== build 47 ==
==> flow/design.v (excerpt) <==
module color_match (
    input  wire       clk,
    input  wire       rst_n,
    input  wire [7:0] get_r,
    input  wire [7:0] get_g,
    input  wire [7:0] get_b,
    input  wire [7:0] set_r,
    input  wire [7:0] set_g,
    input  wire [7:0] set_b,
    input  wire [2:0] threshold_level,
    output wire [8:0] get_h,
    output wire [7:0] get_s,
    output wire [7:0] get_v,
    output wire [8:0] set_h,
    output wire [7:0] set_s,
    output wire [7:0] set_v,
    output wire [1:0] similar_flag
);
Size: roughly 5100 cells after synthesis, roughly 170 flip-flops, ~110 I/O pins, ~33000 sq um of cells after synthesis.
==> flow/config.mk <==
export PLATFORM = sky130hd
export DESIGN_NAME = color_match
export DESIGN_NICKNAME = color_match
export VERILOG_FILES = /design/flow/design.v
export SDC_FILE = /design/flow/constraint.sdc
export NUM_CORES = 4
export LEC_CHECK = 0
export ABC_AREA = 1
export CAP_MARGIN = 20
export CORE_MARGIN = 2
export CORE_UTILIZATION = 71
export CTS_CLUSTER_DIAMETER = 236
export CTS_CLUSTER_SIZE = 33
export HOLD_SLACK_MARGIN = -0.1
export PLACE_DENSITY = 0.37
export SETUP_SLACK_MARGIN = 4.45
export SLEW_MARGIN = 20
==> flow/constraint.sdc <==
create_clock -name core_clock -period 15.0 [get_ports {clk}]
set_input_delay 3.0000 -clock core_clock [delete_from_list [all_inputs] [get_ports {clk}]]
set_output_delay 3.0000 -clock core_clock [all_outputs]
set_load 0.01 [all_outputs]
run.sh (not shown) runs the stock make flow with config.mk's settings and CLKGATE_MAP_FILE=.
What ended build 47 was a tool error in clock tree synthesis; the run never finished.
Inputs modified between build 47 and build 95:
- CTS_CLUSTER_SIZE removed (was 33)
- PLACE_DENSITY removed (was 0.37)
- CTS_CLUSTER_DIAMETER removed (was 236)
- ABC_AREA removed (was 1)
- CORE_UTILIZATION changed from 71 to 56
- HOLD_SLACK_MARGIN removed (was -0.1)
- SETUP_SLACK_MARGIN changed from 4.45 to 4.43
- the clock period (ns, I/O delays scaled along) changed from 15.0 to 15.1
## What came out
To summarise build 95: no stage aborted, but the layout did not pass its checks, failing on setup timing. Compared with build 47, build 95 shows a higher average instance area after synthesis. Build 95 vs. build 47: number of port buffers saw little to no change; die area +about 27%; placed cell area now sits higher. Measured against each other, build 47 and build 95 differ in area fraction in mux cells, the lower figure coming from build 47. AND-OR/OR-AND gates as the main logic family after synthesis was reported by build 95, and simple AND/OR/NAND/NOR gates by build 47. Re area of the mapped netlist: build 47 was lower than build 95. Diff build 47..build 95 | boundary pin count | unchanged.
Changes in build 48 relative to build 95:
- ABC_AREA newly set to 1
- CTS_CLUSTER_DIAMETER newly set to 49
- SETUP_SLACK_MARGIN removed (was 4.43)
- CORE_UTILIZATION changed from 56 to 48
- CTS_CLUSTER_SIZE newly set to 100
- the clock period (ns, I/O delays scaled along) changed from 15.1 to 28.0
==> results <==
- The flow did not stop early for build 48: all stages ran, and the layout cleared the timing, DRC and antenna checks.
- Going from build 95 to build 48, headroom to the max-slew limit picked up an extra 29 points, H-tree level count neither gained nor lost much.
- Looking at start point of the critical path, the rgb_hsv_get_inst.max_n[0]$_DFF_PN0_ result is from build 48; the rgb_hsv_get_inst.max_n[6]$_DFF_PN0_ one comes from build 95.
- On met3 layer wire length in the routed design, the lower figure sits with build 48, not build 95.
- Build 48 reports its main logic family after synthesis as simple AND/OR/NAND/NOR gates while build 95 reports AND-OR/OR-AND gates.
- | minimum hold slack | build 95 vs build 48 | ≈ equal |
- Cmp build 95 and build 48 / critical path depth / higher: build 48
> inputs changed (build 48 -> build 13)
- an added MAX_ROUTING_LAYER of met5
- an added TNS_END_PERCENT of 25
- a change of CORE_UTILIZATION from 48 to 51
- a change of CTS_CLUSTER_SIZE from 100 to 45
- a deleted ABC_AREA that had been 1
- an added CELL_PAD_IN_SITES_GLOBAL_PLACEMENT of 1
- an added MIN_ROUTING_LAYER of met1
- an added GPL_ROUTABILITY_DRIVEN of 1
- a deleted CTS_CLUSTER_DIAMETER that had been 49
- a change of CORE_MARGIN from 2 to 3
## What came out
Build 13 has number of global-route vias before repair above what build 48 had. Going from build 48 to build 13, the non-filler instance count after layout was found to have gone down by 595.
[inputs] build 64 vs build 13
- a deleted CTS_CLUSTER_SIZE that had been 45
- a deleted MAX_ROUTING_LAYER that had been met5
- a deleted MIN_ROUTING_LAYER that had been met1
- an added HOLD_SLACK_MARGIN of -0.07
- an added CORE_ASPECT_RATIO of 1.21
- an added SETUP_SLACK_MARGIN of -2.0
- a change of CORE_UTILIZATION from 51 to 68
- a change of TNS_END_PERCENT from 25 to 65
- a deleted GPL_ROUTABILITY_DRIVEN that had been 1
- a deleted CELL_PAD_IN_SITES_GLOBAL_PLACEMENT that had been 1
- a change of CORE_MARGIN from 3 to 2
- an added PLACE_DENSITY of 0.6
Final checks on build 64, whose flow otherwise completed, came back failing, citing setup timing. Build 64 ended up with rgb_hsv_get_inst.max_n[6]$_DFF_PN0_ as its origin of the worst setup path; build 13 ended up with rgb_hsv_set_inst.max_n[5]$_DFF_PN0_. Build 64 vs. build 13: final standard cell area without fillers shows a reduction of 5.5%; area overhead of the layout relative to synthesis shows a reduction of 6.5 points; met2 demand-to-capacity share in global routing shows an increase of 15 points; placeable core region shows a reduction of about 24%.
Edits applied to the flow inputs when going from build 64 to build 68:
- CELL_PAD_IN_SITES_GLOBAL_PLACEMENT now 1, previously not set
- CTS_CLUSTER_SIZE now 45, previously not set
- MAX_ROUTING_LAYER now met5, previously not set
- PLACE_DENSITY no longer set, was 0.6
- SETUP_SLACK_MARGIN no longer set, was -2.0
- MIN_ROUTING_LAYER now met2, previously not set
- CORE_ASPECT_RATIO no longer set, was 1.21
- TNS_END_PERCENT no longer set, was 65
- CORE_MARGIN now 3, was 2
- GPL_ROUTABILITY_DRIVEN now 0, previously not set
- CORE_UTILIZATION now 40, was 68
- HOLD_SLACK_MARGIN no longer set, was -0.07
[summary]
The total standard cell area after synthesis was comparable across build 64 and build 68. Build 68 completed; timing, DRC and antenna clean. Delta (build 68 minus build 64): final non-filler cell area grew by 3500 sq um; total wirelength of the detailed-routed design grew by about 24%.
